==> inputs of run a <==
## hopselection
module hopselection(
clk_6M, rstz, p_033us,
regi_isMaster,
ps_pagerespTO,
fk_page,
scancase,
m_half_tslot_p,
connsnewslave, connsnewmaster,
txbit_period, rxbit_period,
fkset_p,   
psackfhs, pagetxfhs, pagetmp, pagerxackfhs ,
corre_threshold,
psrxfhs_succ_p,
psrxfhs,
pstxid,
m_tslot_p, ms_tslot_p,
ps_N_incr_p,
pageAB_2Npage_count, 
Atrain,
regi_interlace_offset, regi_page_k_nudge,
regi_AFH_mode,
regi_AFH_N, regi_AFH_channel_map,
ps, gips, is, giis, page, inquiry, mpr, spr, ir, conns,
prs_clock_frozen, prm_clock_frozen,
CLK, CLKE, CLKN, BD_ADDR,
counter_isFHS,
fk,
fk_chg_p, fk_chg_p_ff,
fk_pstxid
);
==> flow/config.mk <==
export PLATFORM = sky130hd
export DESIGN_NAME = hopselection
export DESIGN_NICKNAME = hopselection
export VERILOG_FILES = /design/flow/design.v
export SDC_FILE = /design/flow/constraint.sdc
export NUM_CORES = 4
export LEC_CHECK = 0
export ABC_AREA = 1
export CAP_MARGIN = 20
export CORE_MARGIN = 2
export CORE_UTILIZATION = 70
export CTS_CLUSTER_DIAMETER = 234
export CTS_CLUSTER_SIZE = 72
export HOLD_SLACK_MARGIN = 0.29
export MAX_ROUTING_LAYER = met4
export PLACE_DENSITY = 0.65
export SETUP_SLACK_MARGIN = 4.01
export SLEW_MARGIN = 20
export TNS_END_PERCENT = 5
==> flow/constraint.sdc <==
create_clock -name core_clock -period 15.4 [get_ports {clk_6M}]
set_input_delay 3.0800 -clock core_clock [delete_from_list [all_inputs] [get_ports {clk_6M}]]
set_output_delay 3.0800 -clock core_clock [all_outputs]
set_load 0.01 [all_outputs]
run.sh (not shown) runs the stock make flow with config.mk's settings and CLKGATE_MAP_FILE=.
==> run b (differences from run a) <==
==> flow/config.mk (replaced) <==
export PLATFORM = sky130hd
export DESIGN_NAME = hopselection
export DESIGN_NICKNAME = hopselection
export VERILOG_FILES = /design/flow/design.v
export SDC_FILE = /design/flow/constraint.sdc
export NUM_CORES = 4
export LEC_CHECK = 0
export ABC_AREA = 1
export CAP_MARGIN = 20
export CORE_MARGIN = 2
export CORE_UTILIZATION = 62
export CTS_CLUSTER_SIZE = 98
export PLACE_DENSITY = 0.6
export SLEW_MARGIN = 20
==> flow/constraint.sdc (replaced) <==
create_clock -name core_clock -period 30.4 [get_ports {clk_6M}]
set_input_delay 6.0800 -clock core_clock [delete_from_list [all_inputs] [get_ports {clk_6M}]]
set_output_delay 6.0800 -clock core_clock [all_outputs]
set_load 0.01 [all_outputs]
==> run c (differences from run a) <==
==> flow/config.mk (replaced) <==
export PLATFORM = sky130hd
export DESIGN_NAME = hopselection
export DESIGN_NICKNAME = hopselection
export VERILOG_FILES = /design/flow/design.v
export SDC_FILE = /design/flow/constraint.sdc
export NUM_CORES = 4
export LEC_CHECK = 0
export CAP_MARGIN = 20
export CORE_MARGIN = 2
export CORE_UTILIZATION = 66
export CTS_CLUSTER_DIAMETER = 238
export MAX_ROUTING_LAYER = met4
export PLACE_DENSITY = 0.6
export SLEW_MARGIN = 20
export TNS_END_PERCENT = 5
==> flow/constraint.sdc (replaced) <==
create_clock -name core_clock -period 16.2 [get_ports {clk_6M}]
set_input_delay 3.2400 -clock core_clock [delete_from_list [all_inputs] [get_ports {clk_6M}]]
set_output_delay 3.2400 -clock core_clock [all_outputs]
set_load 0.01 [all_outputs]
==> summary of the runs <==
- Against run a, the synthesized cell count of run c is smaller by about 22%.
- In run c the clock-buffer cell count is lower than in run b, by 4.
- Between run c and run b, the lower routed wire length is in run b (gap 16%, measured against run b).
- Between run c and run b, the lower sequential power is in run b (gap 88%, measured against run b).
- Against run b, the sequential share of layout area of run c is lower by 2.1 points.
- Run c finished but failed the layout checks on negative setup slack. Run a did not get past global routing (5_1_grt) with GRT-0232. Run b produced a clean layout.
- In run c the final area is larger than in run b, by about 12%.
- Against run b, the critical path depth of run c is lower by 8.
- In run b the total power is smaller than in run c, by about 60%.
- Clock skew: run c is higher than run b (7.8 ps).
- Of run c and run b, run c has the higher first-iteration DRC count (gap 28%, measured against run b).
==> figures <==
item	run c	run b	run a
Internal Pwr Total	2.00 mW	754 µW	-
Flip-flop and latch area	0.00423 mm²	0.00423 mm²	-
Crit path launch type	input pin	input pin	-
Number of placement rows	59	61	57
Stage-log warning count	72	69	-
Transition time at the pin with the least slew margin	1040 ps	1210 ps	-
Xor/xnor share	10.6%	7.46%	7.46%
Number of placed cells counting well taps	2636	3100	3133
Data arrival time of the critical path	14250 ps	17690 ps	-
Run status	finished with violations	complete, no violations	aborted with a tool error
Failing step	-	-	global routing (5_1_grt)
Violated checks	negative setup slack	-	-
Post-synth top area share	23.7%	24.2%	24.2%
Final-layout clock buffer total	18	22	-
Post-route cell area	0.0228 mm²	0.0205 mm²	-
Combinational cell area excluding buffers and inverters	0.0131 mm²	0.0110 mm²	-
Number of vias per cell	6.57	5.67	-
Terminating pin of the worst hold path	hopctrlwd_u.k_offset_frozen[3]	hopctrlwd_u.mod79_F.cs[0]	-
WP data required	12960 ps	24320 ps	-
Chip area estimate from yosys synthesis	0.0176 mm²	0.0173 mm²	0.0173 mm²
Yosys simple share	16.7%	26.9%	26.9%
Net count reported at finish	2791	3171	-
DRT iter0 DRCs	1711	1339	-
Via count	17800	17800	-


==> inputs of run H <==
hopselection again, from the RTL that the note above started with.
make LEC_CHECK=0 CAP_MARGIN=20 CELL_PAD_IN_SITES_DETAIL_PLACEMENT=0 CORE_MARGIN=6 CORE_UTILIZATION=28 GPL_ROUTABILITY_DRIVEN=1 MAX_ROUTING_LAYER=met5 PLACE_DENSITY_LB_ADDON=0.12 SLEW_MARGIN=20 finish   # period 39.2 ns
==> run G (differences from run H) <==
==> flow/config.mk (replaced) <==
export PLATFORM = sky130hd
export DESIGN_NAME = hopselection
export DESIGN_NICKNAME = hopselection
export VERILOG_FILES = /design/flow/design.v
export SDC_FILE = /design/flow/constraint.sdc
export NUM_CORES = 4
export LEC_CHECK = 0
export CAP_MARGIN = 0
export CORE_MARGIN = 9
export CORE_UTILIZATION = 28
export CTS_CLUSTER_DIAMETER = 375
export MAX_ROUTING_LAYER = met5
export PLACE_DENSITY_LB_ADDON = 0.01
export SETUP_SLACK_MARGIN = 2.53
export SLEW_MARGIN = 20
==> flow/constraint.sdc (replaced) <==
create_clock -name core_clock -period 35.9 [get_ports {clk_6M}]
set_input_delay 7.1800 -clock core_clock [delete_from_list [all_inputs] [get_ports {clk_6M}]]
set_output_delay 7.1800 -clock core_clock [all_outputs]
set_load 0.01 [all_outputs]
==> run C (differences from run H) <==
==> flow/config.mk (replaced) <==
export PLATFORM = sky130hd
export DESIGN_NAME = hopselection
export DESIGN_NICKNAME = hopselection
export VERILOG_FILES = /design/flow/design.v
export SDC_FILE = /design/flow/constraint.sdc
export NUM_CORES = 4
export LEC_CHECK = 0
export CAP_MARGIN = 20
export CORE_MARGIN = 2
export CORE_UTILIZATION = 40
export CTS_CLUSTER_SIZE = 83
export PLACE_DENSITY = 0.85
export SLEW_MARGIN = 20
==> flow/constraint.sdc (replaced) <==
create_clock -name core_clock -period 25.0 [get_ports {clk_6M}]
set_input_delay 5.0000 -clock core_clock [delete_from_list [all_inputs] [get_ports {clk_6M}]]
set_output_delay 5.0000 -clock core_clock [all_outputs]
set_load 0.01 [all_outputs]
==> summary of the runs <==
Run G completed with no timing, DRC or antenna violations. Run H ran to the end with no violations. Run C passed the timing, design-rule and antenna checks. Sequential share of layout area is about the same in run G and run H. Sequential cell count is the same in run G and run C. Utilization: run C > run H > run G. In synthesized cell count, run H and run G do not differ. Of run G and run C, run C has the higher hold slack (gap 0.00061 ns). Die size: run G > run H > run C. Between run G and run C, the lower total power is in run G (gap 30%, measured against run C). In run G the clock power is lower than in run C, by about 30%. Via count, highest first: run C, run H, run G. Between run G and run C, the lower register-to-register slack is in run C (gap 11 ns). Between run G and run H, the lower clock skew is in run G (gap 0.0043 ns).
==> figures <==
|  | run C | run H | run G |
|---|---|---|---|
| Run status | complete, no violations | complete, no violations | complete, no violations |
| Power in the clock group | 0.260 mW | 0.173 mW | 0.180 mW |
| Well tap count | 585 | 837 | 837 |
| Count of antenna diodes in the layout | 8 | 2 | 0 |
| Worst slew slack as a fraction of its limit | 28.7% | 35.3% | 26.2% |
| Post-route standard cell area excluding fillers | 21100 µm² | 21400 µm² | 21400 µm² |
| Nets | 2590 | 2590 | 2591 |
| Die Y | 214 µm | 263 µm | 269 µm |
| Clock Network Area Fraction | 2.71% | 2.76% | 2.58% |
| Largest driver fanout on the critical path | 8 | 26 | 42 |
| Global routing met3 resource utilization | 5.36% | 2.95% | 2.52% |
| NetSw | 0.759 mW | 0.485 mW | 0.537 mW |
| Floorplan die width | 214 µm | 263 µm | 269 µm |
| Total power of the final layout | 1.79 mW | 1.15 mW | 1.25 mW |
| Clock-pin slew on the worst setup and hold paths | 0.07 ns | 0.06 ns | 0.07 ns |
| Worst clock skew | 0.0141 ns | 0.0156 ns | 0.0113 ns |
| FP Core Util | 40.7% | 28.4% | 28.4% |
| GRT met1 Usage | 25.2% | 20.6% | 21.5% |
| Final non-clock buffer share | 11.6% | 11.4% | 11.5% |
| Placed Cells incl. Taps | 2726 | 2978 | 2979 |
| Reported leakage power | 8.71 nW | 8.73 nW | 8.70 nW |
| CP startpoint | CLKN[0] | CLKN[0] | CLKN[4] |
| Via count | 16000 | 15200 | 15100 |


==> inputs of 10-20 <==
Starting RTL as in the previous note.
export LEC_CHECK = 0
export ABC_AREA = 1
export CAP_MARGIN = 20
export CORE_MARGIN = 2
export CORE_UTILIZATION = 70
export CTS_CLUSTER_DIAMETER = 226
export HOLD_SLACK_MARGIN = 0.28
export SETUP_SLACK_MARGIN = -1.28
export SLEW_MARGIN = 20
create_clock -name core_clock -period 12.8 [get_ports {clk_6M}]
==> 09-23: changes against 10-20 <==
Settings changed: CORE_UTILIZATION 70 to 72, SETUP_SLACK_MARGIN -1.28 to 3.75.
==> results <==
Number of instances in the synthesized netlist: 10-20 2,534; 09-23 2,534
Sequential share of the synthesized area: 10-20 24.5%; 09-23 24.5%
Chip area: 10-20 0.0260 mm2; 09-23 0.0253 mm2
Post-synth EDFFs: 10-20 0; 09-23 0
Synth Register Bits: 10-20 169; 09-23 169
Top-Level Pins: 10-20 266; 09-23 266
Adder and majority cell fraction of the synthesized area: 10-20 13.9%; 09-23 13.9%
Outcome: 10-20 did not finish; 09-23 did not finish
Last stage reached: 10-20 global routing (5_1_grt); 09-23 clock tree synthesis (4_1_cts)
Init Core Util: 10-20 71.3%; 09-23 73.4%
Average instance area after synthesis: 10-20 6.82 um2; 09-23 6.82 um2
Core Area: 10-20 0.0242 mm2; 09-23 0.0235 mm2
Placement Rows: 10-20 57; 09-23 56
Post-synthesis cell count from yosys: 10-20 2,534; 09-23 2,534
Most frequently used flop master after synthesis: 10-20 sky130_fd_sc_hd__dfrtp_1; 09-23 sky130_fd_sc_hd__dfrtp_1
Placed standard-cell area: 10-20 0.0221 mm2; 09-23 0.0221 mm2
Xor/xnor cell area share of the yosys netlist: 10-20 7.46%; 09-23 7.46%
Compound Share, Synth: 10-20 15.3%; 09-23 15.3%
Die extent in x: 10-20 161 um; 09-23 159 um
Yosys stat chip area: 10-20 0.0173 mm2; 09-23 0.0173 mm2
Setup Slack @ Placement: 10-20 -2.50 ns; 09-23 -2.73 ns
Vertical die dimension: 10-20 161 um; 09-23 159 um
GP Congestion: 10-20 1.02; 09-23 1.09
Cell type with the largest total area: 10-20 sky130_fd_sc_hd__dfrtp_1; 09-23 sky130_fd_sc_hd__dfrtp_1
Post-DP HPWL: 10-20 47,500 um; 09-23 53,100 um
Number of placed instances with taps included: 10-20 3,342; 09-23 3,318
Syn nets: 10-20 2,964; 09-23 2,964


==> inputs of 10-15 <==
hopselection again, from the RTL that the note above started with.
Design hopselection, start of the top module:
module hopselection(
clk_6M, rstz, p_033us,
regi_isMaster,
ps_pagerespTO,
fk_page,
scancase,
m_half_tslot_p,
connsnewslave, connsnewmaster,
txbit_period, rxbit_period,
fkset_p,   
psackfhs, pagetxfhs, pagetmp, pagerxackfhs ,
corre_threshold,
psrxfhs_succ_p,
psrxfhs,
pstxid,
m_tslot_p, ms_tslot_p,
ps_N_incr_p,
pageAB_2Npage_count, 
Atrain,
regi_interlace_offset, regi_page_k_nudge,
regi_AFH_mode,
regi_AFH_N, regi_AFH_channel_map,
ps, gips, is, giis, page, inquiry, mpr, spr, ir, conns,
prs_clock_frozen, prm_clock_frozen,
CLK, CLKE, CLKN, BD_ADDR,
counter_isFHS,
fk,
fk_chg_p, fk_chg_p_ff,
fk_pstxid
);
input clk_6M, rstz, p_033us;
input regi_isMaster;
input ps_pagerespTO;
input fk_page;
input scancase;
input m_half_tslot_p;
input connsnewslave, connsnewmaster;
input txbit_period, rxbit_period;
input fkset_p;   
input psackfhs, pagetxfhs, pagetmp, pagerxackfhs ;
input corre_threshold;
wire [5:0] counter_clkN1;
wire [5:0] counter_clkE1;
input psrxfhs_succ_p;
input psrxfhs;
input pstxid;
input m_tslot_p, ms_tslot_p;
input ps_N_incr_p;
input [3:0] pageAB_2Npage_count;
input Atrain;
input [4:0] regi_interlace_offset, regi_page_k_nudge;
input regi_AFH_mode;
input [6:0] regi_AFH_N;
input [79:0] regi_AFH_channel_map;
input ps, gips, is, giis, page, inquiry, mpr, spr, ir, conns;
input prs_clock_frozen, prm_clock_frozen;
input [27:0] CLK, CLKE, CLKN, BD_ADDR;
input [4:0] counter_isFHS;
output [6:0] fk;
output fk_chg_p, fk_chg_p_ff;
output fk_pstxid;
wire [4:0] Xprm, Xir, Xprs;
wire [4:0] X;
wire Y1;
wire [5:0] Y2;
wire [4:0] A;
wire [3:0] B;
wire [4:0] C;
wire [8:0] D;
wire [6:0] E, F, Fprime;
wire fk_connsnewslave, fk_connsnewmaster;
wire fk_conns = conns | fk_connsnewslave | fk_connsnewmaster;
wire [27:0] fk_CLK = fk_conns ? CLK + 1'b1 : CLK;
wire [27:0] fk_CLKE = CLKE + 1'b1;
wire [27:0] fk_CLKN = CLKN + 1'b1;
hopctrlwd hopctrlwd_u(
.clk_6M               (clk_6M               ), 
.rstz                 (rstz                 ), 
.p_033us              (p_033us              ),
.mpr_Y                (counter_clkE1[0]     ),
.counter_clkN1        (counter_clkN1        ),  
.counter_clkE1        (counter_clkE1        ),       
.psrxfhs_succ_p       (psrxfhs_succ_p       ),
.psrxfhs              (fk_psrxfhs              ),
.pstxid               (fk_pstxid               ),
.m_tslot_p            (m_tslot_p            ),
.ms_tslot_p           (ms_tslot_p           ),
  ...
clock: 16.6 ns
lec_check: 0
cap_margin: 30
cell_pad_in_sites_global_placement: 0
core_margin: 4
core_utilization: 40
cts_cluster_size: 83
place_density: 0.91
setup_slack_margin: 3.08
slew_margin: 20
tns_end_percent: 55
==> 12-13: changes against 10-15 <==
- ABC_AREA: not set -> 1
- CAP_MARGIN: 30 -> 0
- CTS_CLUSTER_DIAMETER: not set -> 72
- HOLD_SLACK_MARGIN: not set -> 0.11
- MAX_ROUTING_LAYER: not set -> met4
==> git commit body <==
Log flow metrics for this revision

- In this run the layout check failures are negative setup slack.
- The final report lists the setup-violating endpoint count as 7.
* Post-layout net count: 2788
* Final WS setup: -0.473 ns
* Result of the run: finished with violations
- Once the clock tree was built, the setup fixing pass inserted 24 buffers.
- STA shows the worst reg2reg path with a cell count of 14.
- Wires add up to 57700 um.
* Chip Area, Yosys: 0.0176 sq mm
- The routed layout has around 17000 vias.
* Static leakage: 9.91 nW
* Biggest cell delay along the critical path: 0.58 ns
* Clock tree cell share of total cell area: approximately 2.5%
- Net switching component of the power: 1.40 mW
# the run above: 10-15

==> git commit body <==
Log flow metrics for this revision

- The run finished with no timing, DRC or antenna violations.
* Final WS setup: ~0.71 ns
* Biggest cell delay along the critical path: 0.59 ns
- The clock network takes up about 3% of total cell area after layout.
* Static leakage: about 11 nW
- In the final design database the tool counted 3261 nets.
- Net switching component of the power: roughly 1.4 mW
* Total wire length: 55700 um
- Buffers inserted by post-CTS timing repair: 46
- The routed layout has roughly 19000 vias.
- Setup violations, final: 0
# the run above: 12-13

Power is estimated from default activity; no workload was simulated.
